===== design/flow/run.sh =====
#!/bin/bash
# the make line also repeats each setting of config.mk as NAME=value (left out here)
make -C /OpenROAD-flow-scripts/flow DESIGN_CONFIG=/design/flow/config.mk WORK_HOME=/design/flow/orfs CLKGATE_MAP_FILE= finish

===== design/flow/config.mk =====
export PLATFORM = sky130hd
export DESIGN_NAME = top
export DESIGN_NICKNAME = top
export VERILOG_FILES = /design/flow/design.v
export SDC_FILE = /design/flow/constraint.sdc
export NUM_CORES = 4
export LEC_CHECK = 0
export CAP_MARGIN = 20
export CELL_PAD_IN_SITES_GLOBAL_PLACEMENT = 1
export CORE_ASPECT_RATIO = 1.55
export CORE_MARGIN = 2
export CORE_UTILIZATION = 40
export CTS_CLUSTER_DIAMETER = 201
export CTS_CLUSTER_SIZE = 28
export GPL_TIMING_DRIVEN = 0
export HOLD_SLACK_MARGIN = -0.06
export MAX_ROUTING_LAYER = met4
export MIN_ROUTING_LAYER = met2
export PLACE_DENSITY = 0.54
export SLEW_MARGIN = 15

===== design/flow/constraint.sdc =====
create_clock -name core_clock -period 10.0 [get_ports {clk}]
set_input_delay 2.0000 -clock core_clock [delete_from_list [all_inputs] [get_ports {clk}]]
set_output_delay 2.0000 -clock core_clock [all_outputs]
set_load 0.01 [all_outputs]

===== design/flow/design.v =====
module top#(parameter m = 7)(
    input clk,
    input signed [m-1:0]noise_in,
    output reg signed [2*m-1:0]filter_out
);
    localparam signed [m-1:0] tap0 = 5;
    localparam signed [m-1:0] tap1 = 8;
    localparam signed [m-1:0] tap2 = 11;
    localparam signed [m-1:0] tap3 = 15;
    localparam signed [m-1:0] tap4 = 17;
    localparam signed [m-1:0] tap5 = 18;
    localparam signed [m-1:0] tap6 = 17;
    localparam signed [m-1:0] tap7 = 15;
    localparam signed [m-1:0] tap8 = 11;
    localparam signed [m-1:0] tap9 = 8;
    localparam signed [m-1:0] tap10 = 5;
    reg signed [m-1:0] register_0;
    reg signed [m-1:0] register_1;
    reg signed [m-1:0] register_2;
    reg signed [m-1:0] register_3;
    reg signed [m-1:0] register_4;
    reg signed [m-1:0] register_5;
    reg signed [m-1:0] register_6;
    reg signed [m-1:0] register_7;
    reg signed [m-1:0] register_8;
    reg signed [m-1:0] register_9;
    always@(posedge clk) begin
        register_0 <= noise_in;
        register_1 <= register_0;
        register_2 <= register_1;
        register_3 <= register_2;
        register_4 <= register_3;
        register_5 <= register_4;
        register_6 <= register_5;
        register_7 <= register_6;
        register_8 <= register_7;
        register_9 <= register_8;  
        filter_out <=  noise_in * tap0 +
                            register_0 * tap1 +
                            register_1 * tap2 +
                            register_2 * tap3 +
                            register_3 * tap4 +
                            register_4 * tap5 +
                            register_5 * tap6 +
                            register_6 * tap7 +
                            register_7 * tap8 +
                            register_8 * tap9 +
                            register_9 * tap10;
    end
endmodule

==> results of run 1 <==
[per-layer routing]
| layer | track usage (%) | up-vias |
|---|---|---|
| met5 | - | - |
| met4 | 4.40 | 0 |
| met3 | 31.2 | 84 |
| met2 | 36.4 | 1656 |
| met1 | - | 2849 |
| li1 | - | 2465 |
[metrics by stage]
step | hold slack (ns) | setup slack (ns) | cells
floorplan | 0.331 | 2.11 | 837
CTS | 0.354 | 1.20 | 1158
global placement | 0.335 | 0.884 | 1142
finish | 0.353 | 1.22 | 1158
detailed placement | 0.340 | 0.842 | 1142
global route | 0.367 | 0.890 | 1158
[layout make-up]
class,instances,area (um2)
Fill cell,2230,12700
Multi-Input combinational cell,440,6400
Sequential cell,84,1680
Inverter,311,1170
Tap cell,284,355
Clock buffer,9,225
Timing Repair Buffer,21,210
Clock inverter,7,91.3
Buffer,2,7.51
==> impl_metrics.ini, run 1 <==
; flow metrics
[synth]
synthTopCellsByCount = 311 x inv_1, 186 x fa_1, 163 x ha_1
numSynthFlops = 84
ys_sh_mux_pct = 0
syn_area_um2 = 9250
edf_count = 0
fa_ha_area_share_pct = 62.3
yosysTopAreaCell = fa_1
ys_seq_share_pct = 18.2
synthFlopType = dfxtp_1
syn_inst = 837
post-synth-top-count-cell = inv_1
ys_area_um2 = 9250
yosys_warnings = 1
syn_area_per_cell_um2 = 11.1
syn_nets = 1194
yosys.area_share.aoi_pct = 2.19
async_flop_share_pct = 0
synth_top_area_share_pct = 40.2
yosysCellCount = 837
synth-xor-area-share_pct = 3.27
synth_cell_types = 26
top_cells_by_area = fa_1 40%, ha_1 22%, dfxtp_1 18%
simple_gate_share_pct = 1.38
top_logic_kind = adder cells

[routing]
diodes = 0
postRouteAntennaNets = 0
drc_errors = 0
top_layer = met4
vias = 7054
dr_wl_met3_um = 6060
wl_met2_um = 12800
drtIter0Drc = 600
firstDrtPassIters = 5
drt-total-wl_um = 19800
wire_per_inst_um = 17.1
wl_met1_um = 0
vias_per_cell = 6.09

[worst_setup_path]
crit_required_ns = 10.29
reg2reg_depth = 20
worst_setup_path_end_kind = register
path_class = primary input to register
r2r_end = filter_out[11]
cp-startpoint = noise_in[6]
critPathMaxFanout = 5
slowest_delay_ns = 0.61
cp_top_family = adder cells
cp.buffers_inverters = 7
cpMaxStageDelayCell = fa_1
cp_common_cell = fa_1
critPathLaunchType = primary input
r2r_setup_slack_ns = 2.83
worstPathCellList = clkdlybuf4s50_1, inv_1, fa_1, inv_1, ha_1, fa_1, fa_1, inv_1, fa_1, inv_1, fa_1, fa_1, fa_1, inv_1, fa_1, inv_1, ha_1, and2_1, o21ai_0, nand3b_1, a21o_1, a21oi_1, xnor2_1
regToRegStartpoint = register_2[6]
worst-path-stages = 23
cp-endpoint = filter_out[11]
worstPathArrival_ns = 9.07

[sta]
tightest_slew_ns = 0.541
post-route-period-util_pct = 87.8
hold_violations = 0
fmax_mhz = 114
tns_ns = 0
skew_ns = 0.00831
max_slew_margin_pct = 63.7
setup_viol = 0
grt_setup_unrepaired = false
slew_violations = 0
period_needed_ns = 8.78

[job]
drv_cap = 0
warnings = 39

[min_path]
min_path_cells = 0
whs_endpoint = register_9[1]
hp-start = register_8[1]
min_path_type = register to register

[grt]
grt_antenna_before_repair = 0
grt_max_degree = 15
grt_pass1_vias = 9051
grt.total_usage_pct = 27.6
overflow = 0
grt_pass1_wl_um = 32600

[place]
placed_cell_area_um2 = 9820
place.gp.congestion = 0.822
numPortBuffers = 21
hpwl_um = 17000

[die]
chipArea_um2 = 24400
die_x_um = 126
num_rows = 69
coreArea_um2 = 22800
die_y_um = 193
fp_util_pct = 40.6
io_pins = 22

[clocking]
cts_resized = 0
numCtsBuffers = 9
cts_setup_buffers = 0
root_buffer = clkbuf_16
cts.sinks = 84
cts_hold_buffers = 0
cts_buffer_depth = 2
clk-insertion-delay-late_ns = 0.36
clk_pin_slew_ns = 0.07
h-tree-depth = 3
cts_tree = built

[cells_and_area]
fin_util_pct = 44.5
final_area_um2 = 10100
num-nets-final = 1226
syn2layout_area_growth_pct = 9.53

[status]
outcome = finished clean
==> inputs of run 2 (changes only) <==
- ABC_AREA: unset -> 1
- CELL_PAD_IN_SITES_GLOBAL_PLACEMENT: 1 -> unset
- CORE_ASPECT_RATIO: 1.55 -> unset
- CORE_UTILIZATION: 40 -> 72
- CTS_CLUSTER_DIAMETER: 201 -> unset
- CTS_CLUSTER_SIZE: 28 -> 14
- GPL_ROUTABILITY_DRIVEN: unset -> 0
- GPL_TIMING_DRIVEN: 0 -> unset
- HOLD_SLACK_MARGIN: -0.06 -> 0.3
- MAX_ROUTING_LAYER: met4 -> unset
- MIN_ROUTING_LAYER: met2 -> unset
- PLACE_DENSITY: 0.54 -> 0.78
- SETUP_SLACK_MARGIN: unset -> 0.04
- SLEW_MARGIN: 15 -> 20
- clock period: 10.0 -> 3.19 ns (I/O delays scaled with it)
==> impl_metrics.ini, run 2 <==
; flow metrics
[worst_setup_path]
worstPathArrival_ns = 6.92
cp-endpoint = filter_out[13]
r2r_end = filter_out[13]
cp_common_cell = fa_1
critPathLaunchType = register
reg2reg_depth = 25
critPathMaxFanout = 3
cp_top_family = adder cells
cp-startpoint = register_2[4]
r2r_setup_slack_ns = -3.46
worst_setup_path_end_kind = register
slowest_delay_ns = 0.57
cp.buffers_inverters = 7
path_class = register to register
crit_required_ns = 3.46
worst-path-stages = 25
regToRegStartpoint = register_2[4]
cpMaxStageDelayCell = fa_1

[place]
hpwl_um = 18900
numPortBuffers = 21
placed_cells = 1211
dpl_worst_slack_ns = -3.93

[grt]
grt_antenna_before_repair = 0
grt_pass1_wl_um = 42200
overflow = 0
grt.total_usage_pct = 40.5
grt_pass1_vias = 8379
grt_max_degree = 16

[sta]
skew_ns = 0.00986
holdWs_ns = 0.352
setup_viol = 13
tns_ns = -34.56
period_needed_ns = 6.65
tightest_slew_ns = 0.584
fmax_mhz = 150
layout_setup_ws_ns = -3.46
slew_violations = 0
hold_violations = 0
grt_setup_unrepaired = true
post-route-period-util_pct = 209
max_slew_margin_pct = 60.7

[routing]
diodes = 0
drt-total-wl_um = 29500
postRouteAntennaNets = 0
vias_per_cell = 5.76
firstDrtPassIters = 5
drc_errors = 0
vias = 7122
wire_per_inst_um = 23.9
drtIter0Drc = 560

[job]
warnings = 42
drv_cap = 0

[die]
die_x_um = 118
coreArea_um2 = 12700
num_rows = 41
fp_util_pct = 74.1
die_y_um = 118
chipArea_um2 = 14000
io_pins = 22

[status]
outcome = failed layout checks
so.violations = negative setup slack

[min_path]
min_path_type = register to register
hp-start = register_8[1]
min_path_cells = 0
whs_endpoint = register_9[1]

[cells_and_area]
final_cells = 1237
num-nets-final = 1417
fill_cells = 490
syn2layout_area_growth_pct = 22.7

[synth]
ys_seq_share_pct = 17.8
syn_area_per_cell_um2 = 10.4
ys_sh_mux_pct = 0
numSynthFlops = 84
syn_area_um2 = 9430
post-synth-top-count-cell = inv_1
yosysTopAreaCell = fa_1
synth_cell_types = 22
top_logic_kind = adder cells
synth_top_area_share_pct = 39.5
yosys_warnings = 1
syn_nets = 1266
top_cells_by_area = fa_1 39%, ha_1 22%, dfxtp_1 18%
yosysCellCount = 909
edf_count = 0
ys_area_um2 = 9430
synthTopCellsByCount = 340 x inv_1, 186 x fa_1, 163 x ha_1
synthFlopType = dfxtp_1
yosys.area_share.aoi_pct = 1.14
simple_gate_share_pct = 4.47
synth-xor-area-share_pct = 1.77
async_flop_share_pct = 0
fa_ha_area_share_pct = 61.1
syn_inst = 909

[clocking]
numCtsBuffers = 9
clk-insertion-delay-late_ns = 0.37
clk_pin_slew_ns = 0.07
cts.sinks = 84
cts_buffer_depth = 2
root_buffer = clkbuf_16
cts_tree = built
h-tree-depth = 3
[run 2: layout make-up]
class	count	area [um2]	area share, %
Multi-Input combinational cell	482	6910	59.7
Sequential cell	84	1710	14.8
Inverter	341	1290	11.2
Timing Repair Buffer	142	1170	10.1
Clock buffer	10	229	1.98
Tap cell	172	215	1.86
Clock inverter	6	47.5	0.411
[run 2: per-layer routing]
metal / GRT usage (%) / vias up / wire [um]
li1: - / 2896 / -
met1: 41.4 / 3524 / 9660
met5: 0 / - / 0
met3: 10.4 / 228 / 2110
met4: 29.5 / 0 / 2900
met2: 71.4 / 474 / 14900
[run 2: metrics by stage]
step	instance area (um2)	utilization [%]
floorplan	9540	-
global placement	10800	84.8
detailed placement	10800	84.8
CTS	11400	89.5
global route	11600	90.9
finish	11600	90.9
[run 2: repair_timing]
item	CTS	global route
hold buffers	0	0
pin swaps	84	42
gates resized	81	57
cloned	0	0
setup endpoints to repair	13	13
buffers inserted	10	3
==> inputs of run 3 (changes only) <==
- ABC_AREA: 1 -> unset
- CAP_MARGIN: 20 -> 5
- CTS_CLUSTER_DIAMETER: unset -> 28
- CTS_CLUSTER_SIZE: 14 -> 19
- GPL_ROUTABILITY_DRIVEN: 0 -> unset
- HOLD_SLACK_MARGIN: 0.3 -> -0.07
- PLACE_DENSITY: 0.78 -> unset
- SETUP_SLACK_MARGIN: 0.04 -> 0.5
- clock period: 3.19 -> 5.69 ns (I/O delays scaled with it)
==> impl_metrics.ini, run 3 <==
; flow metrics
[status]
outcome = failed layout checks
so.violations = negative setup slack

[synth]
top_logic_kind = adder cells
ys_area_um2 = 9250
edf_count = 0
synthTopCellsByCount = 311 x inv_1, 186 x fa_1, 163 x ha_1
synthFlopType = dfxtp_1
syn_inst = 837
numSynthFlops = 84
syn_area_um2 = 9250
yosysTopAreaCell = fa_1
yosysCellCount = 837
syn_nets = 1194
yosys.area_share.aoi_pct = 2.19
synth_cell_types = 26
simple_gate_share_pct = 1.38
yosys_warnings = 1
synth-xor-area-share_pct = 3.27
ys_seq_share_pct = 18.2
async_flop_share_pct = 0
post-synth-top-count-cell = inv_1
fa_ha_area_share_pct = 62.3
top_cells_by_area = fa_1 40%, ha_1 22%, dfxtp_1 18%
synth_top_area_share_pct = 40.2
syn_area_per_cell_um2 = 11.1
ys_sh_mux_pct = 0

[cells_and_area]
final_cells = 1143
num-nets-final = 1324
final_area_um2 = 11100
syn2layout_area_growth_pct = 19.9

[grt]
overflow = 0
grt_max_degree = 14
grt_antenna_before_repair = 0
grt_pass1_vias = 7045
grt.total_usage_pct = 32.7
grt_pass1_wl_um = 34300

[clocking]
cts_buffer_depth = 2
clk-insertion-delay-late_ns = 0.35
cts_tree = built
h-tree-depth = 3
cts.sinks = 84
clk_pin_slew_ns = 0.06
numCtsBuffers = 9
root_buffer = clkbuf_16

[worst_setup_path]
path_class = primary input to register
critPathLaunchType = primary input
cp_common_cell = fa_1
cp.buffers_inverters = 8
reg2reg_depth = 18
regToRegStartpoint = register_2[3]
critPathMaxFanout = 3
cpMaxStageDelayCell = fa_1
r2r_end = filter_out[11]
cp-startpoint = noise_in[6]
worst-path-stages = 24
cp-endpoint = filter_out[11]
worst_setup_path_end_kind = register
r2r_setup_slack_ns = -0.94
slowest_delay_ns = 0.57
cp_top_family = adder cells
worstPathCellList = buf_8, clkinvlp_4, buf_6, fa_1, inv_2, ha_4, fa_1, fa_1, inv_2, fa_1, inv_2, fa_1, fa_1, fa_1, inv_2, fa_1, inv_2, ha_4, and2_4, o21ai_4, nand3b_1, a21o_1, a21oi_2, xnor2_2
worstPathArrival_ns = 7.14
crit_required_ns = 5.96

[routing]
wire_per_inst_um = 18.0
drtIter0Drc = 257
drc_errors = 0
vias_per_cell = 5.08
firstDrtPassIters = 4
drt-total-wl_um = 20600
vias = 5802
diodes = 0
postRouteAntennaNets = 0

[sta]
slew_violations = 0
max_slew_margin_pct = 64.5
tns_ns = -8.39
setup_viol = 10
grt_setup_unrepaired = true
skew_ns = 0.00913
period_needed_ns = 6.87
post-route-period-util_pct = 121
hold_violations = 0
tightest_slew_ns = 0.531
layout_setup_ws_ns = -1.18
fmax_mhz = 145
holdWs_ns = 0.357

[place]
numPortBuffers = 21
dpl_worst_slack_ns = -2.00
place.gp.congestion = 0.831
hpwl_um = 16800
placed_cell_area_um2 = 10500
placed_cells = 1117

[die]
fp_util_pct = 73.6
die_x_um = 117
io_pins = 22
coreArea_um2 = 12600
die_y_um = 117
chipArea_um2 = 13800
num_rows = 41

[min_path]
whs_endpoint = register_9[3]
min_path_type = register to register
min_path_cells = 0
hp-start = register_8[3]

[job]
drv_cap = 0
warnings = 44
[run 3: what timing repair did]
action / 4_1_cts / 5_1_grt
setup endpoints to repair: 11 / 11
pin swaps: 47 / 39
setup buffers: 8 / 3
resized: 62 / 24
hold endpoints to repair: 0 / 0
hold buffers: 0 / 0
[run 3: metal layers]
layer | part of all wire [%] | wire (um) | track usage (%)
met5 | 0 | 0 | 0
met4 | 4.2 | 871 | 13.6
met3 | 3.7 | 763 | 5.64
met2 | 54 | 11200 | 59.3
met1 | 38 | 7750 | 38.3
[run 3: through the flow]
stage               utilization (%)
global placement               83.6
detailed placement             83.6
global route                   88.2
finish                         88.2
CTS                            87.4
floorplan                         -
[run 3: area by class of cell]
| cell class | instances | area [um2] |
|---|---|---|
| Tap cell | 172 | 215 |
| Fill cell | 590 | 1480 |
| Timing Repair Buffer | 121 | 1010 |
| Clock buffer | 11 | 233 |
| Multi-Input combinational cell | 440 | 6720 |
| Sequential cell | 84 | 1680 |
| Inverter | 311 | 1180 |
| Clock inverter | 4 | 51.3 |
==> inputs of run 4 (changes only) <==
- CAP_MARGIN: 5 -> 20
- CELL_PAD_IN_SITES_GLOBAL_PLACEMENT: unset -> 1
- CORE_MARGIN: 2 -> 8
- CORE_UTILIZATION: 72 -> 57
- CTS_CLUSTER_DIAMETER: 28 -> unset
- CTS_CLUSTER_SIZE: 19 -> unset
- GPL_ROUTABILITY_DRIVEN: unset -> 1
- HOLD_SLACK_MARGIN: -0.07 -> unset
- PLACE_DENSITY_LB_ADDON: unset -> 0.18
- SETUP_SLACK_MARGIN: 0.5 -> unset
- SLEW_MARGIN: 20 -> 40
- clock period: 5.69 -> 6.59 ns (I/O delays scaled with it)
==> impl_metrics.ini, run 4 <==
; flow metrics
[routing]
wire_per_inst_um = 15.6
vias_per_cell = 4.76
postRouteAntennaNets = 0
drc_errors = 0
diodes = 0
drtIter0Drc = 133
drt-total-wl_um = 17600
vias = 5367
firstDrtPassIters = 4

[job]
warnings = 42
drv_cap = 0

[worst_setup_path]
cp.buffers_inverters = 6
worst-path-stages = 21
cp_top_family = adder cells
r2r_setup_slack_ns = 0.17
cp-startpoint = noise_in[6]
critPathMaxFanout = 2
r2r_end = filter_out[12]
worst_setup_path_end_kind = register
critPathLaunchType = primary input
worstPathCellList = buf_8, buf_6, fa_1, ha_4, inv_2, fa_1, inv_2, fa_1, inv_2, fa_1, fa_1, fa_1, fa_1, fa_1, inv_2, ha_4, a2111oi_4, nand3_2, a21oi_2, xnor2_1, xnor2_1
crit_required_ns = 6.81
reg2reg_depth = 17
cpMaxStageDelayCell = fa_1
path_class = primary input to register
worstPathArrival_ns = 7.12
regToRegStartpoint = register_2[4]
slowest_delay_ns = 0.54
cp-endpoint = filter_out[13]
cp_common_cell = fa_1

[synth]
synth-xor-area-share_pct = 3.27
numSynthFlops = 84
synthTopCellsByCount = 311 x inv_1, 186 x fa_1, 163 x ha_1
synth_cell_types = 26
ys_area_um2 = 9250
yosysTopAreaCell = fa_1
syn_area_per_cell_um2 = 11.1
syn_nets = 1194
simple_gate_share_pct = 1.38
yosys_warnings = 1
synth_top_area_share_pct = 40.2
top_logic_kind = adder cells
ys_sh_mux_pct = 0
async_flop_share_pct = 0
synthFlopType = dfxtp_1
syn_area_um2 = 9250
post-synth-top-count-cell = inv_1
yosysCellCount = 837
syn_inst = 837
top_cells_by_area = fa_1 40%, ha_1 22%, dfxtp_1 18%
fa_ha_area_share_pct = 62.3
edf_count = 0
yosys.area_share.aoi_pct = 2.19
ys_seq_share_pct = 18.2

[sta]
max_slew_margin_pct = 61.6
setup_viol = 6
post-route-period-util_pct = 105
period_needed_ns = 6.91
tightest_slew_ns = 0.572
slew_violations = 0
grt_setup_unrepaired = true
fmax_mhz = 145
layout_setup_ws_ns = -0.317
skew_ns = 0.0105
hold_violations = 0

[die]
chipArea_um2 = 20600
num_rows = 46
die_x_um = 143
die_y_um = 143
coreArea_um2 = 15900
io_pins = 22
fp_util_pct = 58.2

[clocking]
h-tree-depth = 3
root_buffer = clkbuf_16
cts_buffer_depth = 2
numCtsBuffers = 9
cts_hold_buffers = 0
clk_pin_slew_ns = 0.07
cts_tree = built
clk-insertion-delay-late_ns = 0.35
cts.sinks = 84

[min_path]
min_path_type = register to register
min_path_cells = 0
whs_endpoint = register_1[4]
hp-start = register_0[4]

[grt]
grt_pass1_wl_um = 30900
overflow = 0
grt.total_usage_pct = 19.7
grt_antenna_before_repair = 0
grt_pass1_vias = 6413
grt_max_degree = 15

[cells_and_area]
fin_util_pct = 66.9
num-nets-final = 1264
logic_area_um2 = 6690
syn2layout_area_growth_pct = 14.9
fill_cells = 1268
register_area_um2 = 1680

[place]
hpwl_um = 15500
numPortBuffers = 21
place.gp.congestion = 0.839

[status]
so.violations = negative setup slack
outcome = failed layout checks
run 4: metrics by stage:
stage / TNS, ns / worst slack (ns) / cells / cell area [um2] / hold slack [ns]
after CTS: -1.55 / -0.380 / 1128 / 10500 / 0.352
after detailed placement: -9.67 / -1.25 / 1109 / 10200 / 0.342
after global routing: -2.39 / -0.492 / 1128 / 10600 / 0.361
after floorplan: -1.07 / -0.250 / 837 / 9400 / 0.331
final: -1.16 / -0.317 / 1128 / 10600 / 0.353
after global placement: -8.97 / -1.20 / 1109 / 10200 / 0.335
run 4: repair_timing:
action                                  4_1_cts  5_1_grt
endpoints found under the setup margin       10        8
resized                                      43       28
pin swaps                                    55       46
setup buffers                                 3        0
run 4: area by class of cell:
| class | count | area share, % |
|---|---|---|
| Inverter | 311 | 11.1 |
| Clock inverter | 5 | 0.353 |
| Clock buffer | 11 | 2.19 |
| Tap cell | 216 | 2.54 |
| Timing Repair Buffer | 61 | 5.08 |
| Sequential cell | 84 | 15.8 |
| Multi-Input combinational cell | 440 | 62.9 |
run 4: metal layers:
layer	up-vias	track usage (%)	part of all wire (%)
li1	2560	-	-
met1	2718	23.4	42
met2	59	36.1	54
met3	30	2.62	2.3
met4	0	6.47	2.4
met5	-	0	0
==> inputs of run 5 (changes only) <==
- ABC_AREA: unset -> 1
- CELL_PAD_IN_SITES_GLOBAL_PLACEMENT: 1 -> unset
- CORE_MARGIN: 8 -> 2
- CORE_UTILIZATION: 57 -> 70
- GPL_ROUTABILITY_DRIVEN: 1 -> 0
- PLACE_DENSITY_LB_ADDON: 0.18 -> unset
- SETUP_SLACK_MARGIN: unset -> 0.04
- SLEW_MARGIN: 40 -> 20
- clock period: 6.59 -> 2.91 ns (I/O delays scaled with it)
==> impl_metrics.ini, run 5 <==
; flow metrics
[status]
outcome = failed layout checks
so.violations = negative setup slack

[worst_setup_path]
crit_required_ns = 3.17
worstPathArrival_ns = 6.47
cp.buffers_inverters = 5
critPathLaunchType = register
slowest_delay_ns = 0.62
worst-path-stages = 24
critPathMaxFanout = 7
reg2reg_depth = 24
regToRegStartpoint = register_3[6]
r2r_end = filter_out[13]
cp_common_cell = fa_1
worstPathCellList = ha_1, inv_1, fa_1, inv_1, fa_1, fa_1, inv_1, fa_1, inv_1, fa_1, fa_1, fa_1, fa_1, ha_4, nand2_1, nor3_2, nand2_1, nand3_2, nand2_1, nand2_1, a21oi_2, inv_1, nand3_1, nand2_1
cpMaxStageDelayCell = fa_1
cp_top_family = adder cells
r2r_setup_slack_ns = -3.30
worst_setup_path_end_kind = register
cp-startpoint = register_3[6]
path_class = register to register
cp-endpoint = filter_out[13]

[synth]
syn_inst = 909
edf_count = 0
synthTopCellsByCount = 340 x inv_1, 186 x fa_1, 163 x ha_1
post-synth-top-count-cell = inv_1
yosys.area_share.aoi_pct = 1.14
top_logic_kind = adder cells
top_cells_by_area = fa_1 39%, ha_1 22%, dfxtp_1 18%
yosysCellCount = 909
syn_area_per_cell_um2 = 10.4
yosysTopAreaCell = fa_1
simple_gate_share_pct = 4.47
numSynthFlops = 84
ys_seq_share_pct = 17.8
syn_area_um2 = 9430
synth_top_area_share_pct = 39.5
async_flop_share_pct = 0
fa_ha_area_share_pct = 61.1
synth_cell_types = 22
ys_sh_mux_pct = 0
synth-xor-area-share_pct = 1.77
syn_nets = 1266
synthFlopType = dfxtp_1
ys_area_um2 = 9430
yosys_warnings = 1

[sta]
period_needed_ns = 6.21
hold_violations = 0
holdWs_ns = 0.354
tightest_slew_ns = 0.331
slew_violations = 0
grt_setup_unrepaired = true
layout_setup_ws_ns = -3.30
post-route-period-util_pct = 213
fmax_mhz = 161
skew_ns = 0.00888
setup_viol = 13
max_slew_margin_pct = 77.8

[grt]
grt_pass1_wl_um = 37100
overflow = 0
use_met1_pct = 39.0
grt_antenna_before_repair = 0
grt.total_usage_pct = 34.7
grt_pass1_vias = 7528
grt_util_met3_pct = 6.23
use_met2_pct = 62.4
grt_max_degree = 16
grt-busiest-layer = met2

[min_path]
min_path_type = register to register
whs_endpoint = register_9[1]
min_path_cells = 0
hp-start = register_8[1]

[cells_and_area]
register_area_um2 = 1730
final_cells = 1241
final_area_um2 = 11600
logic_area_um2 = 6870
syn2layout_area_growth_pct = 22.6
num-nets-final = 1417
fill_cells = 653

[job]
drv_cap = 0
warnings = 44

[routing]
vias_per_cell = 5.07
diodes = 0
drtIter0Drc = 308
drc_errors = 0
vias = 6289
drt-total-wl_um = 23000
wire_per_inst_um = 18.5
postRouteAntennaNets = 0
firstDrtPassIters = 5

[die]
die_y_um = 120
die_x_um = 120
io_pins = 22
fp_util_pct = 71.5
coreArea_um2 = 13200
num_rows = 42
chipArea_um2 = 14400

[clocking]
cts_hold_buffers = 0
cts_buffer_depth = 2
numCtsBuffers = 9
cts_tree = built
root_buffer = clkbuf_16
cts.sinks = 84
clk-insertion-delay-late_ns = 0.36
h-tree-depth = 3
clk_pin_slew_ns = 0.07

[place]
hpwl_um = 17400
placed_cells = 1219
placed_cell_area_um2 = 10900
numPortBuffers = 21
[run 5: what timing repair did]
action | CTS | global route
setup buffers | 3 | 3
setup endpoints to repair | 13 | 13
resized | 73 | 40
pin swaps | 82 | 45
[run 5: cell type report]
type | count | share of cell area (%)
Timing Repair Buffer | 142 | 9.98
Clock inverter | 6 | 0.400
Clock buffer | 10 | 2.07
Inverter | 341 | 11.2
Tap cell | 176 | 1.90
Multi-Input combinational cell | 482 | 59.4
Sequential cell | 84 | 15.0
[run 5: through the flow]
step | setup slack [ns] | util [%] | TNS (ns)
CTS | -3.30 | 86.5 | -34.42
detailed placement | -4.11 | 82.3 | -42.89
global placement | -3.98 | 82.3 | -41.52
finish | -3.30 | 87.6 | -34.53
global route | -3.46 | 87.6 | -36.01
floorplan | -3.17 | - | -31.70
[run 5: per-layer routing]
layer  up-vias  wire length [um]
met5         -                 0
met4         0              1400
met3        92               977
met2       179             12200
met1      3119              8380
li1       2899                 -
==> inputs of run 6 (changes only) <==
- CELL_PAD_IN_SITES_DETAIL_PLACEMENT: unset -> 2
- CELL_PAD_IN_SITES_GLOBAL_PLACEMENT: unset -> 3
- CORE_ASPECT_RATIO: unset -> 1.21
- CORE_UTILIZATION: 70 -> 44
- CTS_CLUSTER_DIAMETER: unset -> 94
- GPL_ROUTABILITY_DRIVEN: 0 -> 1
- MAX_ROUTING_LAYER: unset -> met4
- MIN_ROUTING_LAYER: unset -> met2
- SETUP_SLACK_MARGIN: 0.04 -> unset
- SLEW_MARGIN: 20 -> 0
- clock period: 2.91 -> 12.5 ns (I/O delays scaled with it)
==> impl_metrics.ini, run 6 <==
; flow metrics
[routing]
vias = 7780
drc_errors = 0
drt-total-wl_um = 23000
postRouteAntennaNets = 0
firstDrtPassIters = 5
drtIter0Drc = 814
vias_per_cell = 6.41
diodes = 0
wire_per_inst_um = 18.9

[clocking]
cts.sinks = 84
clk-insertion-delay-late_ns = 0.36
numCtsBuffers = 9
cts_buffer_depth = 2
cts_hold_buffers = 0
h-tree-depth = 3
cts_tree = built
cts_setup_buffers = 0
clk_pin_slew_ns = 0.06
cts_resized = 0
root_buffer = clkbuf_16

[sta]
skew_ns = 0.0148
grt_setup_unrepaired = false
fmax_mhz = 109
setup_viol = 0
tns_ns = 0
tightest_slew_ns = 0.615
period_needed_ns = 9.17
max_slew_margin_pct = 58.7
slew_violations = 0
hold_violations = 0
post-route-period-util_pct = 73.4
layout_setup_ws_ns = 3.33

[min_path]
min_path_cells = 0
min_path_type = register to register
whs_endpoint = register_9[3]
hp-start = register_8[3]

[die]
num_rows = 58
io_pins = 22
die_x_um = 137
coreArea_um2 = 20900
chipArea_um2 = 22600
fp_util_pct = 45.1
die_y_um = 165

[job]
drv_cap = 0
warnings = 41

[synth]
yosysTopAreaCell = fa_1
top_cells_by_area = fa_1 39%, ha_1 22%, dfxtp_1 18%
ys_area_um2 = 9430
ys_seq_share_pct = 17.8
yosys_warnings = 1
top_logic_kind = adder cells
async_flop_share_pct = 0
synthFlopType = dfxtp_1
synthTopCellsByCount = 340 x inv_1, 186 x fa_1, 163 x ha_1
syn_area_per_cell_um2 = 10.4
simple_gate_share_pct = 4.47
ys_sh_mux_pct = 0
syn_area_um2 = 9430
fa_ha_area_share_pct = 61.1
synth-xor-area-share_pct = 1.77
yosysCellCount = 909
edf_count = 0
post-synth-top-count-cell = inv_1
synth_top_area_share_pct = 39.5
yosys.area_share.aoi_pct = 1.14
synth_cell_types = 22
syn_nets = 1266
syn_inst = 909
numSynthFlops = 84

[grt]
grt_max_degree = 15
grt_pass1_wl_um = 37400
grt.total_usage_pct = 35.2
overflow = 0
grt_pass1_vias = 10100
grt_antenna_before_repair = 0

[worst_setup_path]
worst_setup_path_end_kind = register
worst-path-stages = 27
cp_common_cell = fa_1
path_class = primary input to register
r2r_end = filter_out[13]
cp-endpoint = filter_out[13]
slowest_delay_ns = 0.62
critPathMaxFanout = 5
cpMaxStageDelayCell = clkdlybuf4s50_1
cp.buffers_inverters = 8
reg2reg_depth = 26
regToRegStartpoint = register_6[6]
crit_required_ns = 12.75
critPathLaunchType = primary input
cp-startpoint = noise_in[6]
cp_top_family = adder cells
worstPathArrival_ns = 9.42
r2r_setup_slack_ns = 5.64

[cells_and_area]
num-nets-final = 1296
fin_util_pct = 49.1
syn2layout_area_growth_pct = 8.85
fill_cells = 2185

[status]
outcome = finished clean

[place]
dpl_worst_slack_ns = 2.91
numPortBuffers = 21
place.gp.congestion = 0.840
hpwl_um = 19700
-- run 6: area by class of cell --
class | count | area [um2] | area share (%)
inverter | 341 | 1280 | 12.5
clock buffer | 11 | 233 | 2.27
tap | 270 | 338 | 3.29
timing repair buffer | 21 | 210 | 2.05
clock inverter | 5 | 61.3 | 0.597
sequential | 84 | 1680 | 16.4
multi-input combinational | 482 | 6460 | 62.9
-- run 6: metal layers --
metal,GRT usage (%),up-vias,wire (um)
met5,-,-,0
met4,4.97,0,918
met3,39.5,88,7530
met2,46.5,2031,14500
met1,-,3021,0
li1,-,2640,-
-- run 6: through the flow --
| stage | hold slack [ns] | instances | area, um2 |
|---|---|---|---|
| after detailed placement | 0.343 | 1198 | 9970 |
| after CTS | 0.355 | 1214 | 10300 |
| after floorplan | 0.331 | 909 | 9430 |
| after global routing | 0.367 | 1214 | 10300 |
| after global placement | 0.338 | 1198 | 9970 |
| final | 0.353 | 1214 | 10300 |
==> inputs of run 7 (changes only) <==
- CELL_PAD_IN_SITES_DETAIL_PLACEMENT: 2 -> 0
- CELL_PAD_IN_SITES_GLOBAL_PLACEMENT: 3 -> unset
- CORE_ASPECT_RATIO: 1.21 -> unset
- CORE_MARGIN: 2 -> 4
- CORE_UTILIZATION: 44 -> 59
- CTS_CLUSTER_DIAMETER: 94 -> unset
- CTS_CLUSTER_SIZE: unset -> 43
- GPL_ROUTABILITY_DRIVEN: 1 -> unset
- MAX_ROUTING_LAYER: met4 -> unset
- MIN_ROUTING_LAYER: met2 -> unset
- SETUP_SLACK_MARGIN: unset -> 2.69
- SLEW_MARGIN: 0 -> 20
- clock period: 12.5 -> 11.3 ns (I/O delays scaled with it)
==> impl_metrics.ini, run 7 <==
; flow metrics
[status]
outcome = finished clean

[routing]
drc_errors = 0
firstDrtPassIters = 4
vias = 5410
drtIter0Drc = 136
diodes = 0
postRouteAntennaNets = 0
vias_per_cell = 4.69
drt-total-wl_um = 17200
wire_per_inst_um = 14.9

[grt]
grt_pass1_wl_um = 30000
grt_antenna_before_repair = 0
grt_max_degree = 15
overflow = 0
grt.total_usage_pct = 21.6
grt_pass1_vias = 6094

[synth]
yosys.area_share.aoi_pct = 1.14
syn_nets = 1266
ys_sh_mux_pct = 0
syn_area_um2 = 9430
yosys_warnings = 1
synthTopCellsByCount = 340 x inv_1, 186 x fa_1, 163 x ha_1
edf_count = 0
yosysCellCount = 909
synth-xor-area-share_pct = 1.77
ys_area_um2 = 9430
post-synth-top-count-cell = inv_1
async_flop_share_pct = 0
numSynthFlops = 84
synth_cell_types = 22
top_logic_kind = adder cells
fa_ha_area_share_pct = 61.1
ys_seq_share_pct = 17.8
synthFlopType = dfxtp_1
yosysTopAreaCell = fa_1
syn_inst = 909
top_cells_by_area = fa_1 39%, ha_1 22%, dfxtp_1 18%
simple_gate_share_pct = 4.47
syn_area_per_cell_um2 = 10.4
synth_top_area_share_pct = 39.5

[worst_setup_path]
critPathMaxFanout = 3
r2r_setup_slack_ns = 4.67
worst-path-stages = 28
cp-startpoint = noise_in[3]
cpMaxStageDelayCell = fa_1
regToRegStartpoint = register_2[6]
r2r_end = filter_out[13]
worst_setup_path_end_kind = register
path_class = primary input to register
reg2reg_depth = 24
worstPathArrival_ns = 8.60
slowest_delay_ns = 0.55
cp_top_family = adder cells
critPathLaunchType = primary input
crit_required_ns = 11.59
cp.buffers_inverters = 9
cp-endpoint = filter_out[13]

[cells_and_area]
register_area_um2 = 1680
fin_util_pct = 66.2
num-nets-final = 1296
logic_area_um2 = 6490
fill_cells = 1300
syn2layout_area_growth_pct = 8.39

[die]
io_pins = 22
num_rows = 45
die_x_um = 134
fp_util_pct = 61.1
coreArea_um2 = 15400
die_y_um = 134
chipArea_um2 = 18100

[clocking]
cts.sinks = 84
cts_hold_buffers = 0
h-tree-depth = 3
clk-insertion-delay-late_ns = 0.35
cts_setup_buffers = 0
clk_pin_slew_ns = 0.07
numCtsBuffers = 9
cts_tree = built
cts_buffer_depth = 2
root_buffer = clkbuf_16

[min_path]
min_path_cells = 0
min_path_type = register to register
whs_endpoint = register_9[1]
hp-start = register_8[1]

[sta]
holdWs_ns = 0.355
period_needed_ns = 8.31
setup_viol = 0
tns_ns = 0
slew_violations = 0
tightest_slew_ns = 0.519
skew_ns = 0.00802
hold_violations = 0
max_slew_margin_pct = 65.4
layout_setup_ws_ns = 2.99
fmax_mhz = 120
grt_setup_unrepaired = false
post-route-period-util_pct = 73.5

[place]
hpwl_um = 15400
numPortBuffers = 21
place.gp.congestion = 0.876
dpl_worst_slack_ns = 2.12

[job]
warnings = 41
drv_cap = 0
-- run 7: final cells by class --
type / count / area share, %
flip-flops and latches: 84 / 16.5
clock inverters: 5 / 0.612
multi-input cells: 482 / 63.5
inverters: 341 / 12.5
clock buffers: 10 / 2.24
well taps: 211 / 2.58
repair buffers: 21 / 2.03
-- run 7: what timing repair did --
action,in CTS,in global routing
pin swaps,0,4
resized,2,8
endpoints found under the setup margin,2,3
-- run 7: through the flow --
stage          instance area (um2)  instances
5_1_grt                      10200       1154
3_5_place_dp                  9890       1139
6_report                     10200       1154
4_1_cts                      10200       1154
2_1_floorplan                 9430        909
3_3_place_gp                  9890       1139
-- run 7: routing by layer --
| layer | vias to the layer above | global-route usage [%] | share of wire, % |
|---|---|---|---|
| li1 | 2654 | - | - |
| met1 | 2689 | 28.5 | 45 |
| met2 | 44 | 38.0 | 52 |
| met3 | 23 | 2.89 | 1.8 |
| met4 | 0 | 5.43 | 1.6 |
| met5 | - | 0 | 0 |
==> inputs of run 8 (changes only) <==
- ABC_AREA: 1 -> unset
- CELL_PAD_IN_SITES_DETAIL_PLACEMENT: 0 -> unset
- CELL_PAD_IN_SITES_GLOBAL_PLACEMENT: unset -> 0
- CORE_MARGIN: 4 -> 2
- CORE_UTILIZATION: 59 -> 40
- CTS_CLUSTER_DIAMETER: unset -> 225
- CTS_CLUSTER_SIZE: 43 -> unset
- HOLD_SLACK_MARGIN: unset -> -0.06
- MAX_ROUTING_LAYER: unset -> met4
- PLACE_DENSITY: unset -> 0.54
- SETUP_SLACK_MARGIN: 2.69 -> unset
- clock period: 11.3 -> 10.0 ns (I/O delays scaled with it)
==> impl_metrics.ini, run 8 <==
; flow metrics
[status]
outcome = did not finish
lastStage = detailed routing
error = [ERROR DRT-0255] Maze Route cannot find path of net clk in worker of routeBox ( 144900 0 ) ( 156090 48300 ).

[synth]
ys_sh_mux_pct = 0
synth_top_area_share_pct = 40.2
yosysTopAreaCell = fa_1
ys_area_um2 = 9250
simple_gate_share_pct = 1.38
synth_cell_types = 26
synthFlopType = dfxtp_1
yosys_warnings = 1
fa_ha_area_share_pct = 62.3
syn_area_um2 = 9250
ys_seq_share_pct = 18.2
top_logic_kind = adder cells
synth-xor-area-share_pct = 3.27
post-synth-top-count-cell = inv_1
async_flop_share_pct = 0
numSynthFlops = 84
yosysCellCount = 837
yosys.area_share.aoi_pct = 2.19
syn_area_per_cell_um2 = 11.1
top_cells_by_area = fa_1 40%, ha_1 22%, dfxtp_1 18%
syn_inst = 837
syn_nets = 1194
edf_count = 0
synthTopCellsByCount = 311 x inv_1, 186 x fa_1, 163 x ha_1

[die]
die_y_um = 156
fp_util_pct = 40.9
io_pins = 22
chipArea_um2 = 24400
coreArea_um2 = 22600
die_x_um = 156
num_rows = 55

[place]
hpwl_um = 14900
placed_cells = 1141
numPortBuffers = 21
placed_cell_area_um2 = 9810
place.gp.congestion = 0.788

[clocking]
h-tree-depth = 3
root_buffer = clkbuf_16
cts_resized = 0
cts_buffer_depth = 2
cts_setup_buffers = 0
numCtsBuffers = 9
cts_hold_buffers = 0
cts.sinks = 84

[grt]
grt_antenna_before_repair = 0
grt_pass1_wl_um = 29100
overflow = 0
grt.total_usage_pct = 16.2
grt_max_degree = 15
grt_pass1_vias = 5665
run 8: layer usage:
metal,GRT usage [%]
met5,-
met1,21.3
met3,1.97
met4,3.01
met2,27.2
run 8: per-stage QoR:
stage	hold slack (ns)	worst slack, ns
after floorplan	0.331	2.11
after global placement	0.333	1.16
after detailed placement	0.337	1.05
after CTS	0.351	1.41
after global routing	0.361	1.04
==> inputs of run 9 (changes only) <==
- CELL_PAD_IN_SITES_GLOBAL_PLACEMENT: 0 -> unset
- CORE_UTILIZATION: 40 -> 63
- CTS_CLUSTER_DIAMETER: 225 -> 318
- CTS_CLUSTER_SIZE: unset -> 100
- HOLD_SLACK_MARGIN: -0.06 -> unset
- MAX_ROUTING_LAYER: met4 -> unset
- PLACE_DENSITY: 0.54 -> 0.66
- SLEW_MARGIN: 20 -> 35
- TNS_END_PERCENT: unset -> 20
==> impl_metrics.ini, run 9 <==
; flow metrics
[die]
die_x_um = 125
io_pins = 22
die_y_um = 125
num_rows = 44
chipArea_um2 = 15700
fp_util_pct = 64.1
coreArea_um2 = 14400

[synth]
async_flop_share_pct = 0
synth_cell_types = 26
syn_area_per_cell_um2 = 11.1
numSynthFlops = 84
yosys_warnings = 1
fa_ha_area_share_pct = 62.3
ys_sh_mux_pct = 0
synth_top_area_share_pct = 40.2
ys_seq_share_pct = 18.2
synthFlopType = dfxtp_1
syn_inst = 837
edf_count = 0
syn_nets = 1194
post-synth-top-count-cell = inv_1
simple_gate_share_pct = 1.38
yosys.area_share.aoi_pct = 2.19
synthTopCellsByCount = 311 x inv_1, 186 x fa_1, 163 x ha_1
top_logic_kind = adder cells
yosysTopAreaCell = fa_1
yosysCellCount = 837
ys_area_um2 = 9250
synth-xor-area-share_pct = 3.27
syn_area_um2 = 9250
top_cells_by_area = fa_1 40%, ha_1 22%, dfxtp_1 18%

[routing]
drt-total-wl_um = 16700
vias_per_cell = 4.84
postRouteAntennaNets = 0
diodes = 0
wire_per_inst_um = 15.8
vias = 5116
firstDrtPassIters = 4
drc_errors = 0
drtIter0Drc = 132

[sta]
max_slew_margin_pct = 64.9
fmax_mhz = 117
skew_ns = 0.00901
post-route-period-util_pct = 85.7
setup_viol = 0
tns_ns = 0
grt_setup_unrepaired = false
slew_violations = 0
holdWs_ns = 0.355
hold_violations = 0
period_needed_ns = 8.57
tightest_slew_ns = 0.523

[worst_setup_path]
cp.buffers_inverters = 7
cpMaxStageDelayCell = fa_1
cp_top_family = adder cells
r2r_setup_slack_ns = 3.05
cp-endpoint = filter_out[13]
regToRegStartpoint = register_2[6]
slowest_delay_ns = 0.61
worstPathCellList = clkdlybuf4s50_1, inv_1, fa_1, inv_1, ha_1, fa_1, fa_1, inv_1, fa_1, inv_1, fa_1, fa_1, fa_1, inv_1, fa_1, inv_1, ha_1, and2_1, o21ai_0, nand3_1, a21oi_1, xnor2_1, xnor2_1
r2r_end = filter_out[13]
critPathLaunchType = primary input
crit_required_ns = 10.22
cp-startpoint = noise_in[6]
worstPathArrival_ns = 8.79
worst_setup_path_end_kind = register
worst-path-stages = 23
critPathMaxFanout = 5
reg2reg_depth = 20
cp_common_cell = fa_1
path_class = primary input to register

[cells_and_area]
syn2layout_area_growth_pct = 7.86
fill_cells = 1114
num-nets-final = 1224

[place]
hpwl_um = 14800
place.gp.congestion = 0.876
numPortBuffers = 21

[min_path]
hp-start = register_8[1]
min_path_cells = 0
min_path_type = register to register
whs_endpoint = register_9[1]

[clocking]
cts.sinks = 84
numCtsBuffers = 9
root_buffer = clkbuf_16
cts_hold_buffers = 0
clk-insertion-delay-late_ns = 0.35
cts_setup_buffers = 0
clk_pin_slew_ns = 0.07
cts_buffer_depth = 2
cts_tree = built
cts_resized = 0
h-tree-depth = 3

[grt]
grt_pass1_vias = 6055
grt_antenna_before_repair = 0
grt_pass1_wl_um = 29300
grt.total_usage_pct = 24.4
overflow = 0
grt_max_degree = 16

[job]
warnings = 39
drv_cap = 0

[status]
outcome = finished clean
[run 9: area by class of cell]
type / instances / area, um2 / area share (%)
sequential: 84 / 1680 / 16.9
clock inverter: 5 / 41.3 / 0.414
tap: 184 / 230 / 2.31
timing repair buffer: 21 / 210 / 2.11
multi-input combinational: 440 / 6400 / 64.1
inverter: 311 / 1170 / 11.7
clock buffer: 11 / 253 / 2.53
[run 9: per-layer routing]
layer | track usage, % | up-vias | wire length, um
li1 | - | 2475 | -
met1 | 30.5 | 2554 | 7090
met2 | 43.2 | 55 | 8690
met3 | 3.89 | 32 | 426
met4 | 8.30 | 0 | 485
met5 | 0 | - | 0
[run 9: metrics by stage]
| step | setup slack [ns] | area [um2] | util, % | std cells |
|---|---|---|---|---|
| 2_1_floorplan | 2.11 | 9250 | - | 837 |
| 3_3_place_gp | 1.18 | 9690 | 67.1 | 1040 |
| 3_5_place_dp | 1.07 | 9690 | 67.1 | 1040 |
| 4_1_cts | 1.41 | 9980 | 69.2 | 1056 |
| 5_1_grt | 0.973 | 9980 | 69.2 | 1056 |
| 6_report | 1.43 | 9980 | 69.2 | 1056 |
==> inputs of run 10 (changes only) <==
- ABC_AREA: unset -> 1
- CAP_MARGIN: 20 -> 5
- CORE_ASPECT_RATIO: unset -> 0.9
- CORE_UTILIZATION: 63 -> 72
- CTS_CLUSTER_DIAMETER: 318 -> 223
- HOLD_SLACK_MARGIN: unset -> 0.3
- PLACE_DENSITY: 0.66 -> unset
- SETUP_SLACK_MARGIN: unset -> 0.67
- SLEW_MARGIN: 35 -> 40
- TNS_END_PERCENT: 20 -> 80
- clock period: 10.0 -> 5.86 ns (I/O delays scaled with it)
==> impl_metrics.ini, run 10 <==
; flow metrics
[cells_and_area]
fill_cells = 656
num-nets-final = 1382
final_cells = 1194
register_area_um2 = 1680
logic_area_um2 = 6700
syn2layout_area_growth_pct = 17.4

[worst_setup_path]
cpMaxStageDelayCell = fa_1
cp-endpoint = filter_out[13]
slowest_delay_ns = 0.53
cp_top_family = adder cells
reg2reg_depth = 24
r2r_end = filter_out[13]
crit_required_ns = 6.11
cp_common_cell = fa_1
cp-startpoint = noise_in[6]
worst_setup_path_end_kind = register
cp.buffers_inverters = 8
critPathLaunchType = primary input
critPathMaxFanout = 3
regToRegStartpoint = register_2[3]
path_class = primary input to register
worst-path-stages = 27
r2r_setup_slack_ns = -0.51
worstPathArrival_ns = 6.95

[place]
numPortBuffers = 21
placed_cells = 1173
place.gp.congestion = 0.920
hpwl_um = 16600
dpl_worst_slack_ns = -1.78

[grt]
grt_antenna_before_repair = 0
grt_pass1_vias = 7021
grt.total_usage_pct = 31.9
overflow = 0
grt_max_degree = 15
grt_pass1_wl_um = 34000

[clocking]
cts.sinks = 84
clk_pin_slew_ns = 0.07
clk-insertion-delay-late_ns = 0.35
cts_tree = built
cts_buffer_depth = 2
h-tree-depth = 3
numCtsBuffers = 9
root_buffer = clkbuf_16
cts_hold_buffers = 0

[routing]
wire_per_inst_um = 17.1
postRouteAntennaNets = 0
vias = 6004
drtIter0Drc = 257
firstDrtPassIters = 4
vias_per_cell = 5.03
drt-total-wl_um = 20400
drc_errors = 0
diodes = 0

[synth]
yosys.area_share.aoi_pct = 1.14
async_flop_share_pct = 0
simple_gate_share_pct = 4.47
top_cells_by_area = fa_1 39%, ha_1 22%, dfxtp_1 18%
synthTopCellsByCount = 340 x inv_1, 186 x fa_1, 163 x ha_1
ys_seq_share_pct = 17.8
fa_ha_area_share_pct = 61.1
post-synth-top-count-cell = inv_1
synth_top_area_share_pct = 39.5
edf_count = 0
synth_cell_types = 22
yosysCellCount = 909
yosysTopAreaCell = fa_1
ys_area_um2 = 9430
syn_area_um2 = 9430
syn_inst = 909
ys_sh_mux_pct = 0
top_logic_kind = adder cells
syn_area_per_cell_um2 = 10.4
synth-xor-area-share_pct = 1.77
synthFlopType = dfxtp_1
numSynthFlops = 84
syn_nets = 1266
yosys_warnings = 1

[status]
outcome = failed layout checks
so.violations = negative setup slack

[sta]
slew_violations = 0
max_slew_margin_pct = 75.3
hold_violations = 0
tightest_slew_ns = 0.367
layout_setup_ws_ns = -0.836
skew_ns = 0.00771
holdWs_ns = 0.353
post-route-period-util_pct = 114
period_needed_ns = 6.70
setup_viol = 10
grt_setup_unrepaired = true
fmax_mhz = 149

[die]
num_rows = 39
die_x_um = 125
io_pins = 22
fp_util_pct = 74.0
chipArea_um2 = 14000
coreArea_um2 = 12700
die_y_um = 113

[job]
warnings = 44
drv_cap = 0

[min_path]
min_path_cells = 0
hp-start = register_8[1]
min_path_type = register to register
whs_endpoint = register_9[1]
run 10: area by class of cell:
| cell class | instances | share of cell area (%) |
|---|---|---|
| clock buffers | 10 | 2.07 |
| repair buffers | 107 | 8.05 |
| flip-flops and latches | 84 | 15.2 |
| multi-input cells | 482 | 60.5 |
| well taps | 164 | 1.85 |
| clock inverters | 6 | 0.577 |
| inverters | 341 | 11.7 |
run 10: repair_timing:
| item | in CTS | in global routing |
|---|---|---|
| endpoints found under the hold margin | 0 | 0 |
| pin swaps | 56 | 33 |
| resized | 57 | 25 |
| endpoints found under the setup margin | 11 | 11 |
| buffers inserted | 5 | 0 |
run 10: through the flow:
stage | TNS (ns) | area [um2] | utilization [%]
floorplan | -5.34 | 9520 | -
global placement | -14.32 | 10500 | 82.7
detailed placement | -15.44 | 10500 | 82.7
CTS | -6.67 | 11000 | 86.1
global route | -7.91 | 11100 | 86.9
finish | -6.15 | 11100 | 86.9
run 10: metal layers:
layer / global-route usage, % / share of wire (%)
met4: 11.9 / 3.0
met1: 38.6 / 40
met5: 0 / 0
met2: 58.2 / 54
met3: 4.72 / 2.9
==> inputs of run 11 (changes only) <==
- ABC_AREA: 1 -> unset
- CAP_MARGIN: 5 -> 20
- CORE_ASPECT_RATIO: 0.9 -> 0.6
- CORE_MARGIN: 2 -> 6
- CORE_UTILIZATION: 72 -> 34
- CTS_CLUSTER_DIAMETER: 223 -> 384
- CTS_CLUSTER_SIZE: 100 -> 31
- HOLD_SLACK_MARGIN: 0.3 -> unset
- MAX_ROUTING_LAYER: unset -> met4
- PLACE_DENSITY: unset -> 0.52
- SETUP_SLACK_MARGIN: 0.67 -> unset
- SLEW_MARGIN: 40 -> 10
- TNS_END_PERCENT: 80 -> unset
- clock period: 5.86 -> 5.21 ns (I/O delays scaled with it)
==> impl_metrics.ini, run 11 <==
; flow metrics
[worst_setup_path]
path_class = primary input to register
r2r_end = filter_out[11]
cp_top_family = adder cells
reg2reg_depth = 18
cp_common_cell = fa_1
regToRegStartpoint = register_2[3]
cp.buffers_inverters = 6
critPathMaxFanout = 2
critPathLaunchType = primary input
cpMaxStageDelayCell = fa_2
cp-endpoint = filter_out[13]
slowest_delay_ns = 0.59
worst_setup_path_end_kind = register
cp-startpoint = noise_in[6]
worstPathArrival_ns = 6.85
r2r_setup_slack_ns = -1.23
worstPathCellList = buf_8, buf_6, fa_1, ha_1, inv_2, fa_1, inv_2, fa_1, inv_2, fa_1, fa_1, fa_1, fa_1, fa_2, inv_2, ha_4, a2111oi_4, nand3_2, a21oi_2, xnor2_1, xnor2_1
worst-path-stages = 21
crit_required_ns = 5.44

[min_path]
whs_endpoint = register_1[2]
hp-start = register_0[2]
min_path_cells = 0
min_path_type = register to register

[status]
outcome = failed layout checks
so.violations = negative setup slack

[place]
numPortBuffers = 21
placed_cells = 1315
hpwl_um = 18300
placed_cell_area_um2 = 10800
dpl_worst_slack_ns = -2.37
place.gp.congestion = 0.828

[die]
io_pins = 22
coreArea_um2 = 26600
die_y_um = 140
num_rows = 46
fp_util_pct = 34.8
chipArea_um2 = 31400
die_x_um = 225

[sta]
slew_violations = 0
grt_setup_unrepaired = true
tightest_slew_ns = 0.642
fmax_mhz = 151
layout_setup_ws_ns = -1.40
tns_ns = -11.02
hold_violations = 0
period_needed_ns = 6.61
max_slew_margin_pct = 56.9
post-route-period-util_pct = 127
skew_ns = 0.0113
setup_viol = 11

[clocking]
cts.sinks = 84
cts_hold_buffers = 0
cts_tree = built
clk_pin_slew_ns = 0.07
clk-insertion-delay-late_ns = 0.37
h-tree-depth = 3
numCtsBuffers = 9
cts_buffer_depth = 2
root_buffer = clkbuf_16

[routing]
vias = 5416
drtIter0Drc = 236
drt-total-wl_um = 20100
firstDrtPassIters = 4
postRouteAntennaNets = 0
wire_per_inst_um = 15.1
diodes = 0
vias_per_cell = 4.06
drc_errors = 0

[synth]
top_logic_kind = adder cells
yosys_warnings = 1
yosysTopAreaCell = fa_1
ys_seq_share_pct = 18.2
synth_top_area_share_pct = 40.2
async_flop_share_pct = 0
synth_cell_types = 26
edf_count = 0
post-synth-top-count-cell = inv_1
synthFlopType = dfxtp_1
syn_area_um2 = 9250
ys_area_um2 = 9250
top_cells_by_area = fa_1 40%, ha_1 22%, dfxtp_1 18%
synth-xor-area-share_pct = 3.27
numSynthFlops = 84
syn_inst = 837
yosysCellCount = 837
yosys.area_share.aoi_pct = 2.19
fa_ha_area_share_pct = 62.3
syn_area_per_cell_um2 = 11.1
simple_gate_share_pct = 1.38
syn_nets = 1194
ys_sh_mux_pct = 0
synthTopCellsByCount = 311 x inv_1, 186 x fa_1, 163 x ha_1

[grt]
grt_max_degree = 15
grt_pass1_vias = 5999
use_met2_pct = 16.8
grt_pass1_wl_um = 33300
grt.total_usage_pct = 14.4
grt_util_met3_pct = 3.74
overflow = 0
grt_antenna_before_repair = 0
grt-busiest-layer = met1
use_met1_pct = 23.8

[cells_and_area]
fill_cells = 2582
logic_area_um2 = 6690
register_area_um2 = 1680
final_cells = 1334
num-nets-final = 1326
final_area_um2 = 11400
syn2layout_area_growth_pct = 22.7

[job]
drv_cap = 0
warnings = 42
==> run 11: cell type report <==
cell class              count  area share, %
clock buffers              11           2.23
clock inverters             5          0.529
inverters                 311           10.4
multi-input cells         440           58.9
flip-flops and latches     84           14.8
well taps                 360           3.97
repair buffers            123           9.16
==> run 11: stage by stage <==
step                      util, %  hold WS (ns)
after detailed placement     40.8         0.340
after floorplan                 -         0.331
final                        42.7         0.345
after CTS                    42.3         0.348
after global placement       40.8         0.335
after global routing         42.7         0.358
==> run 11: metal layers <==
metal,vias up,routed length (um)
li1,2682,-
met5,-,0
met1,2678,12100
met4,0,167
met2,46,6990
met3,10,809
==> run 11: timing repair <==
item | 4_1_cts | 5_1_grt
resized | 55 | 30
buffers inserted | 1 | 2
cloned | 0 | 0
endpoints found under the setup margin | 11 | 11
pin swaps | 47 | 39
==> inputs of run 12 (changes only) <==
- CELL_PAD_IN_SITES_GLOBAL_PLACEMENT: unset -> 3
- CORE_ASPECT_RATIO: 0.6 -> unset
- CORE_MARGIN: 6 -> 2
- CORE_UTILIZATION: 34 -> 40
- CTS_CLUSTER_DIAMETER: 384 -> 225
- CTS_CLUSTER_SIZE: 31 -> unset
- HOLD_SLACK_MARGIN: unset -> -0.06
- MAX_ROUTING_LAYER: met4 -> unset
- PLACE_DENSITY: 0.52 -> unset
- SLEW_MARGIN: 10 -> 20
- clock period: 5.21 -> 10.0 ns (I/O delays scaled with it)
==> impl_metrics.ini, run 12 <==
; flow metrics
[die]
io_pins = 22
num_rows = 55
chipArea_um2 = 24400
coreArea_um2 = 22600
fp_util_pct = 40.9
die_y_um = 156
die_x_um = 156

[worst_setup_path]
worst_setup_path_end_kind = register
regToRegStartpoint = register_2[6]
cp-startpoint = noise_in[6]
cp_common_cell = fa_1
cpMaxStageDelayCell = fa_1
worstPathArrival_ns = 8.83
worst-path-stages = 23
critPathLaunchType = primary input
slowest_delay_ns = 0.60
r2r_end = filter_out[11]
path_class = primary input to register
reg2reg_depth = 20
r2r_setup_slack_ns = 3.05
critPathMaxFanout = 5
crit_required_ns = 10.27
cp.buffers_inverters = 7
worstPathCellList = clkdlybuf4s50_1, inv_1, fa_1, inv_1, ha_1, fa_1, fa_1, inv_1, fa_1, inv_1, fa_1, fa_1, fa_1, inv_1, fa_1, inv_1, ha_1, and2_1, o21ai_0, nand3b_1, a21o_1, a21oi_1, xnor2_1
cp-endpoint = filter_out[11]
cp_top_family = adder cells

[grt]
overflow = 0
grt_pass1_vias = 5970
grt.total_usage_pct = 17.0
grt_antenna_before_repair = 0
grt_max_degree = 15
grt_pass1_wl_um = 31000

[synth]
numSynthFlops = 84
ys_area_um2 = 9250
synthFlopType = dfxtp_1
edf_count = 0
ys_seq_share_pct = 18.2
synth_cell_types = 26
post-synth-top-count-cell = inv_1
yosysTopAreaCell = fa_1
synthTopCellsByCount = 311 x inv_1, 186 x fa_1, 163 x ha_1
synth-xor-area-share_pct = 3.27
yosys_warnings = 1
yosys.area_share.aoi_pct = 2.19
ys_sh_mux_pct = 0
syn_area_per_cell_um2 = 11.1
yosysCellCount = 837
syn_nets = 1194
top_logic_kind = adder cells
synth_top_area_share_pct = 40.2
syn_area_um2 = 9250
top_cells_by_area = fa_1 40%, ha_1 22%, dfxtp_1 18%
fa_ha_area_share_pct = 62.3
async_flop_share_pct = 0
simple_gate_share_pct = 1.38
syn_inst = 837

[clocking]
cts.sinks = 84
numCtsBuffers = 9
cts_setup_buffers = 0
root_buffer = clkbuf_16
cts_tree = built
cts_buffer_depth = 2
cts_hold_buffers = 0
clk_pin_slew_ns = 0.07
clk-insertion-delay-late_ns = 0.34
cts_resized = 0
h-tree-depth = 3

[routing]
postRouteAntennaNets = 0
drt-total-wl_um = 18300
drc_errors = 0
diodes = 0
wire_per_inst_um = 15.8
vias = 5015
vias_per_cell = 4.33
drtIter0Drc = 126
firstDrtPassIters = 4

[sta]
max_slew_margin_pct = 63.5
skew_ns = 0.0139
hold_violations = 0
slew_violations = 0
fmax_mhz = 117
setup_viol = 0
grt_setup_unrepaired = false
tns_ns = 0
post-route-period-util_pct = 85.6
period_needed_ns = 8.56
tightest_slew_ns = 0.544

[cells_and_area]
syn2layout_area_growth_pct = 9.19
final_area_um2 = 10100
num-nets-final = 1224
fill_cells = 2178

[min_path]
whs_endpoint = register_9[1]
min_path_type = register to register
hp-start = register_8[1]
min_path_cells = 0

[place]
numPortBuffers = 21
hpwl_um = 16500
place.gp.congestion = 0.765
placed_cell_area_um2 = 9810

[status]
outcome = finished clean

[job]
drv_cap = 0
warnings = 41
-- run 12: per-layer routing --
metal	wire length (um)	global-route usage (%)	vias to the layer above
li1	-	-	2478
met1	8430	22.2	2499
met2	9400	30.3	26
met3	223	2.14	12
met4	252	3.89	0
met5	0	0	-
-- run 12: area by class of cell --
class                   instances  area, um2  area share (%)
clock inverters                 6       62.6           0.619
multi-input cells             440       6400            63.3
repair buffers                 21        210            2.08
flip-flops and latches         84       1680            16.6
clock buffers                  10        229            2.27
inverters                     311       1170            11.6
well taps                     285        357            3.53
-- run 12: stage by stage --
stage	instances	worst slack (ns)	hold WS, ns	util (%)
global placement	1141	1.10	0.338	43.3
detailed placement	1141	1.03	0.338	43.3
floorplan	837	2.11	0.331	-
global route	1157	1.09	0.366	44.6
CTS	1157	1.39	0.348	44.6
finish	1157	1.44	0.347	44.6
